==> maple <==
==> flow/design.v <==
`timescale 1ns / 1ps
module HalfAdder(
    input a,  
    input b,  
    output f,  
    output carryOut  
    );
    xor(f, a, b);
    and(carryOut, a, b);
endmodule
`timescale 1ns / 1ps
module FullAdder(
    input a,
    input b,
    input carryIn,
    output sum,
    output carryOut
    );
    wire ha1Sum, ha1CarryOut, ha2CarryOut;
    HalfAdder halfAdder1(a, b, ha1Sum, ha1CarryOut);
    HalfAdder halfAdder2(ha1Sum, carryIn, sum, ha2CarryOut);
    or(carryOut, ha1CarryOut, ha2CarryOut);
endmodule
`timescale 1ns / 1ps
module MultiAnd16(
    input [15:0] a,
    input b,
    output [15:0] c
    );
    and(c[0], a[0], b);
    and(c[1], a[1], b);
    and(c[2], a[2], b);
    and(c[3], a[3], b);
    and(c[4], a[4], b);
    and(c[5], a[5], b);
    and(c[6], a[6], b);
    and(c[7], a[7], b);
    and(c[8], a[8], b);
    and(c[9], a[9], b);
    and(c[10], a[10], b);
    and(c[11], a[11], b);
    and(c[12], a[12], b);
    and(c[13], a[13], b);
    and(c[14], a[14], b);
    and(c[15], a[15], b);
endmodule
`timescale 1ns / 1ps
module MultiAdd15(
    input [14:0] a,
    input [14:0] b,
    input [14:0] carryIn,
    output [14:0] sum,
    output [14:0] carryOut
    );
    FullAdder fa0(a[0], b[0], carryIn[0], sum[0], carryOut[0]);  
    FullAdder fa1(a[1], b[1], carryIn[1], sum[1], carryOut[1]);
    FullAdder fa2(a[2], b[2], carryIn[2], sum[2], carryOut[2]);
    FullAdder fa3(a[3], b[3], carryIn[3], sum[3], carryOut[3]);
    FullAdder fa4(a[4], b[4], carryIn[4], sum[4], carryOut[4]);
    FullAdder fa5(a[5], b[5], carryIn[5], sum[5], carryOut[5]);
    FullAdder fa6(a[6], b[6], carryIn[6], sum[6], carryOut[6]);
    FullAdder fa7(a[7], b[7], carryIn[7], sum[7], carryOut[7]);
    FullAdder fa8(a[8], b[8], carryIn[8], sum[8], carryOut[8]);
    FullAdder fa9(a[9], b[9], carryIn[9], sum[9], carryOut[9]);
    FullAdder fa10(a[10], b[10], carryIn[10], sum[10], carryOut[10]);
    FullAdder fa11(a[11], b[11], carryIn[11], sum[11], carryOut[11]);
    FullAdder fa12(a[12], b[12], carryIn[12], sum[12], carryOut[12]);
    FullAdder fa13(a[13], b[13], carryIn[13], sum[13], carryOut[13]);
    FullAdder fa14(a[14], b[14], carryIn[14], sum[14], carryOut[14]);
endmodule
`timescale 1ns / 1ps
module ArrayMultiplier(
    input [15:0] a,
    input [15:0] b,
    output [31:0] f
    );
    wire [15:0] tmpAnd [0:15];
    wire [14:0] tmpSum [0:14];
    wire [14:0] tmpCarry [0:15];
    MultiAnd16 and0(a, b[0], tmpAnd[0]);
    MultiAnd16 and1(a, b[1], tmpAnd[1]);
    MultiAnd16 and2(a, b[2], tmpAnd[2]);
    MultiAnd16 and3(a, b[3], tmpAnd[3]);
    MultiAnd16 and4(a, b[4], tmpAnd[4]);
    MultiAnd16 and5(a, b[5], tmpAnd[5]);
    MultiAnd16 and6(a, b[6], tmpAnd[6]);
    MultiAnd16 and7(a, b[7], tmpAnd[7]);
    MultiAnd16 and8(a, b[8], tmpAnd[8]);
    MultiAnd16 and9(a, b[9], tmpAnd[9]);
    MultiAnd16 and10(a, b[10], tmpAnd[10]);
    MultiAnd16 and11(a, b[11], tmpAnd[11]);
    MultiAnd16 and12(a, b[12], tmpAnd[12]);
    MultiAnd16 and13(a, b[13], tmpAnd[13]);
    MultiAnd16 and14(a, b[14], tmpAnd[14]);
    MultiAnd16 and15(a, b[15], tmpAnd[15]);
    MultiAdd15 add0(tmpAnd[0][15:1], tmpAnd[1][14:0], 15'd0, tmpSum[0], tmpCarry[0]);
    MultiAdd15 add1({tmpAnd[1][15], tmpSum[0][14:1]}, tmpAnd[2][14:0], tmpCarry[0], tmpSum[1], tmpCarry[1]);
    MultiAdd15 add2({tmpAnd[2][15], tmpSum[1][14:1]}, tmpAnd[3][14:0], tmpCarry[1], tmpSum[2], tmpCarry[2]);
    MultiAdd15 add3({tmpAnd[3][15], tmpSum[2][14:1]}, tmpAnd[4][14:0], tmpCarry[2], tmpSum[3], tmpCarry[3]);
    MultiAdd15 add4({tmpAnd[4][15], tmpSum[3][14:1]}, tmpAnd[5][14:0], tmpCarry[3], tmpSum[4], tmpCarry[4]);
    MultiAdd15 add5({tmpAnd[5][15], tmpSum[4][14:1]}, tmpAnd[6][14:0], tmpCarry[4], tmpSum[5], tmpCarry[5]);
    MultiAdd15 add6({tmpAnd[6][15], tmpSum[5][14:1]}, tmpAnd[7][14:0], tmpCarry[5], tmpSum[6], tmpCarry[6]);
    MultiAdd15 add7({tmpAnd[7][15], tmpSum[6][14:1]}, tmpAnd[8][14:0], tmpCarry[6], tmpSum[7], tmpCarry[7]);
    MultiAdd15 add8({tmpAnd[8][15], tmpSum[7][14:1]}, tmpAnd[9][14:0], tmpCarry[7], tmpSum[8], tmpCarry[8]);
    MultiAdd15 add9({tmpAnd[9][15], tmpSum[8][14:1]}, tmpAnd[10][14:0], tmpCarry[8], tmpSum[9], tmpCarry[9]);
    MultiAdd15 add10({tmpAnd[10][15], tmpSum[9][14:1]}, tmpAnd[11][14:0], tmpCarry[9], tmpSum[10], tmpCarry[10]);
    MultiAdd15 add11({tmpAnd[11][15], tmpSum[10][14:1]}, tmpAnd[12][14:0], tmpCarry[10], tmpSum[11], tmpCarry[11]);
    MultiAdd15 add12({tmpAnd[12][15], tmpSum[11][14:1]}, tmpAnd[13][14:0], tmpCarry[11], tmpSum[12], tmpCarry[12]);
    MultiAdd15 add13({tmpAnd[13][15], tmpSum[12][14:1]}, tmpAnd[14][14:0], tmpCarry[12], tmpSum[13], tmpCarry[13]);
    MultiAdd15 add14({tmpAnd[14][15], tmpSum[13][14:1]}, tmpAnd[15][14:0], tmpCarry[13], tmpSum[14], tmpCarry[14]);
    FullAdder add15(tmpSum[14][1], tmpCarry[14][0], 1'b0, f[16], tmpCarry[15][0]);
    FullAdder add16(tmpSum[14][2], tmpCarry[14][1], tmpCarry[15][0], f[17], tmpCarry[15][1]);
    FullAdder add17(tmpSum[14][3], tmpCarry[14][2], tmpCarry[15][1], f[18], tmpCarry[15][2]);
    FullAdder add18(tmpSum[14][4], tmpCarry[14][3], tmpCarry[15][2], f[19], tmpCarry[15][3]);
    FullAdder add19(tmpSum[14][5], tmpCarry[14][4], tmpCarry[15][3], f[20], tmpCarry[15][4]);
    FullAdder add20(tmpSum[14][6], tmpCarry[14][5], tmpCarry[15][4], f[21], tmpCarry[15][5]);
    FullAdder add21(tmpSum[14][7], tmpCarry[14][6], tmpCarry[15][5], f[22], tmpCarry[15][6]);
    FullAdder add22(tmpSum[14][8], tmpCarry[14][7], tmpCarry[15][6], f[23], tmpCarry[15][7]);
    FullAdder add23(tmpSum[14][9], tmpCarry[14][8], tmpCarry[15][7], f[24], tmpCarry[15][8]);
    FullAdder add24(tmpSum[14][10], tmpCarry[14][9], tmpCarry[15][8], f[25], tmpCarry[15][9]);
    FullAdder add25(tmpSum[14][11], tmpCarry[14][10], tmpCarry[15][9], f[26], tmpCarry[15][10]);
    FullAdder add26(tmpSum[14][12], tmpCarry[14][11], tmpCarry[15][10], f[27], tmpCarry[15][11]);
    FullAdder add27(tmpSum[14][13], tmpCarry[14][12], tmpCarry[15][11], f[28], tmpCarry[15][12]);
    FullAdder add28(tmpSum[14][14], tmpCarry[14][13], tmpCarry[15][12], f[29], tmpCarry[15][13]);
    FullAdder add29(tmpAnd[15][15], tmpCarry[14][14], tmpCarry[15][13], f[30], f[31]);
    assign f[0] = tmpAnd[0][0];
    assign f[1] = tmpSum[0][0];
    assign f[2] = tmpSum[1][0];
    assign f[3] = tmpSum[2][0];
    assign f[4] = tmpSum[3][0];
    assign f[5] = tmpSum[4][0];
    assign f[6] = tmpSum[5][0];
    assign f[7] = tmpSum[6][0];
    assign f[8] = tmpSum[7][0];
    assign f[9] = tmpSum[8][0];
    assign f[10] = tmpSum[9][0];
    assign f[11] = tmpSum[10][0];
    assign f[12] = tmpSum[11][0];
    assign f[13] = tmpSum[12][0];
    assign f[14] = tmpSum[13][0];
    assign f[15] = tmpSum[14][0];
endmodule
`timescale 1ns / 1ps
module RippleAdder8(
    input [7:0] a,
    input [7:0] b,
    input carryIn,
    output [7:0] sum,
    output carryOut
    );
    wire tmpCarry [0:6];
    FullAdder fa0(a[0], b[0], carryIn, sum[0], tmpCarry[0]);  
    FullAdder fa1(a[1], b[1], tmpCarry[0], sum[1], tmpCarry[1]);
    FullAdder fa2(a[2], b[2], tmpCarry[1], sum[2], tmpCarry[2]);
    FullAdder fa3(a[3], b[3], tmpCarry[2], sum[3], tmpCarry[3]);
    FullAdder fa4(a[4], b[4], tmpCarry[3], sum[4], tmpCarry[4]);
    FullAdder fa5(a[5], b[5], tmpCarry[4], sum[5], tmpCarry[5]);
    FullAdder fa6(a[6], b[6], tmpCarry[5], sum[6], tmpCarry[6]);
    FullAdder fa7(a[7], b[7], tmpCarry[6], sum[7], carryOut);  
endmodule
`timescale 1ns / 1ps
module Adder32(
    input [31:0] a,
    input [31:0] b,
    output [31:0] sum,
    output carryOut
    );
    wire tmpCarry [0:2];
    RippleAdder8 add0(a[7:0], b[7:0], 1'b0, sum[7:0], tmpCarry[0]);
    RippleAdder8 add1(a[15:8], b[15:8], tmpCarry[0], sum[15:8], tmpCarry[1]);
    RippleAdder8 add2(a[23:16], b[23:16], tmpCarry[1], sum[23:16], tmpCarry[2]);
    RippleAdder8 add3(a[31:24], b[31:24], tmpCarry[2], sum[31:24], carryOut);
endmodule
`timescale 1ns / 1ps
module MACRegister(
    input clk,
    input rst,
    input [1:0] opcode,
    input [15:0] a,
    input [15:0] b,
    output [31:0] dataOut
    );
    reg [31:0] register;
    assign dataOut = register;
    wire [31:0] product;
    wire [31:0] sum;
    ArrayMultiplier multiplier(a, b, product);
    Adder32 adder(register, product, sum);
    always @ (posedge clk) begin
        if (rst)
            register <= 32'd0;
        else case (opcode)
            2'd1:  
                register <= {a, b};
            2'd2:  
                register <= sum;
        endcase
    end
endmodule
==> flow/run.sh <==
#!/bin/bash
# the make line also repeats each setting of config.mk as NAME=value (left out here)
make -C /OpenROAD-flow-scripts/flow DESIGN_CONFIG=/design/flow/config.mk WORK_HOME=/design/flow/orfs CLKGATE_MAP_FILE= finish
==> flow/config.mk <==
export PLATFORM = sky130hd
export DESIGN_NAME = MACRegister
export DESIGN_NICKNAME = MACRegister
export VERILOG_FILES = /design/flow/design.v
export SDC_FILE = /design/flow/constraint.sdc
export NUM_CORES = 4
export LEC_CHECK = 0
export CAP_MARGIN = 20
export CELL_PAD_IN_SITES_DETAIL_PLACEMENT = 1
export CELL_PAD_IN_SITES_GLOBAL_PLACEMENT = 2
export CORE_ASPECT_RATIO = 0.98
export CORE_MARGIN = 6
export CORE_UTILIZATION = 54
export CTS_CLUSTER_DIAMETER = 390
export CTS_CLUSTER_SIZE = 88
export MAX_ROUTING_LAYER = met4
export PLACE_DENSITY_LB_ADDON = 0.08
export SETUP_SLACK_MARGIN = 2.54
export SLEW_MARGIN = 25
export TNS_END_PERCENT = 75
==> flow/constraint.sdc <==
create_clock -name core_clock -period 21.5 [get_ports {clk}]
set_input_delay 4.3000 -clock core_clock [delete_from_list [all_inputs] [get_ports {clk}]]
set_output_delay 4.3000 -clock core_clock [all_outputs]
set_load 0.01 [all_outputs]
==> delta (differences from maple) <==
==> flow/config.mk (replaced) <==
export PLATFORM = sky130hd
export DESIGN_NAME = MACRegister
export DESIGN_NICKNAME = MACRegister
export VERILOG_FILES = /design/flow/design.v
export SDC_FILE = /design/flow/constraint.sdc
export NUM_CORES = 4
export LEC_CHECK = 0
export ABC_AREA = 1
export CAP_MARGIN = 20
export CORE_MARGIN = 2
export CORE_UTILIZATION = 65
export SETUP_SLACK_MARGIN = 1.0
export SLEW_MARGIN = 20
==> flow/constraint.sdc (replaced) <==
create_clock -name core_clock -period 11.0 [get_ports {clk}]
set_input_delay 2.2000 -clock core_clock [delete_from_list [all_inputs] [get_ports {clk}]]
set_output_delay 2.2000 -clock core_clock [all_outputs]
set_load 0.01 [all_outputs]
==> umber (differences from maple) <==
==> flow/config.mk (replaced) <==
export PLATFORM = sky130hd
export DESIGN_NAME = MACRegister
export DESIGN_NICKNAME = MACRegister
export VERILOG_FILES = /design/flow/design.v
export SDC_FILE = /design/flow/constraint.sdc
export NUM_CORES = 4
export LEC_CHECK = 0
export ABC_AREA = 1
export CAP_MARGIN = 0
export CELL_PAD_IN_SITES_DETAIL_PLACEMENT = 1
export CELL_PAD_IN_SITES_GLOBAL_PLACEMENT = 1
export CORE_ASPECT_RATIO = 1.75
export CORE_MARGIN = 7
export CORE_UTILIZATION = 54
export CTS_CLUSTER_DIAMETER = 390
export CTS_CLUSTER_SIZE = 88
export GPL_TIMING_DRIVEN = 0
export MAX_ROUTING_LAYER = met5
export MIN_ROUTING_LAYER = met2
export PLACE_DENSITY_LB_ADDON = 0.08
export SLEW_MARGIN = 25
export TNS_END_PERCENT = 75
==> flow/constraint.sdc (replaced) <==
create_clock -name core_clock -period 12.4 [get_ports {clk}]
set_input_delay 2.4800 -clock core_clock [delete_from_list [all_inputs] [get_ports {clk}]]
set_output_delay 2.4800 -clock core_clock [all_outputs]
set_load 0.01 [all_outputs]
==> out/qor.yml <==
setup_viol: 15
failed_checks: "negative setup slack"
finalWorstSetupSlack_ns: -4.67
run_status: "finished with violations"
the above is filed under delta

==> out/qor.yml <==
failed_checks: "negative setup slack"
gp_congestion: 0.811
crit_end: "register[31]"
finalWorstSetupSlack_ns: -3.81
run_status: "finished with violations"
setup_viol: 12
crit_slowest_cell: "fa_2"
the above is filed under umber

==> out/qor.yml <==
comb_share_pct: 76.3
drc: 0
run_status: "timing/DRC/antenna clean"
setup_viol: 0
fmax_mhz: 54.0
finalWorstSetupSlack_ns: 2.99
the above is filed under maple

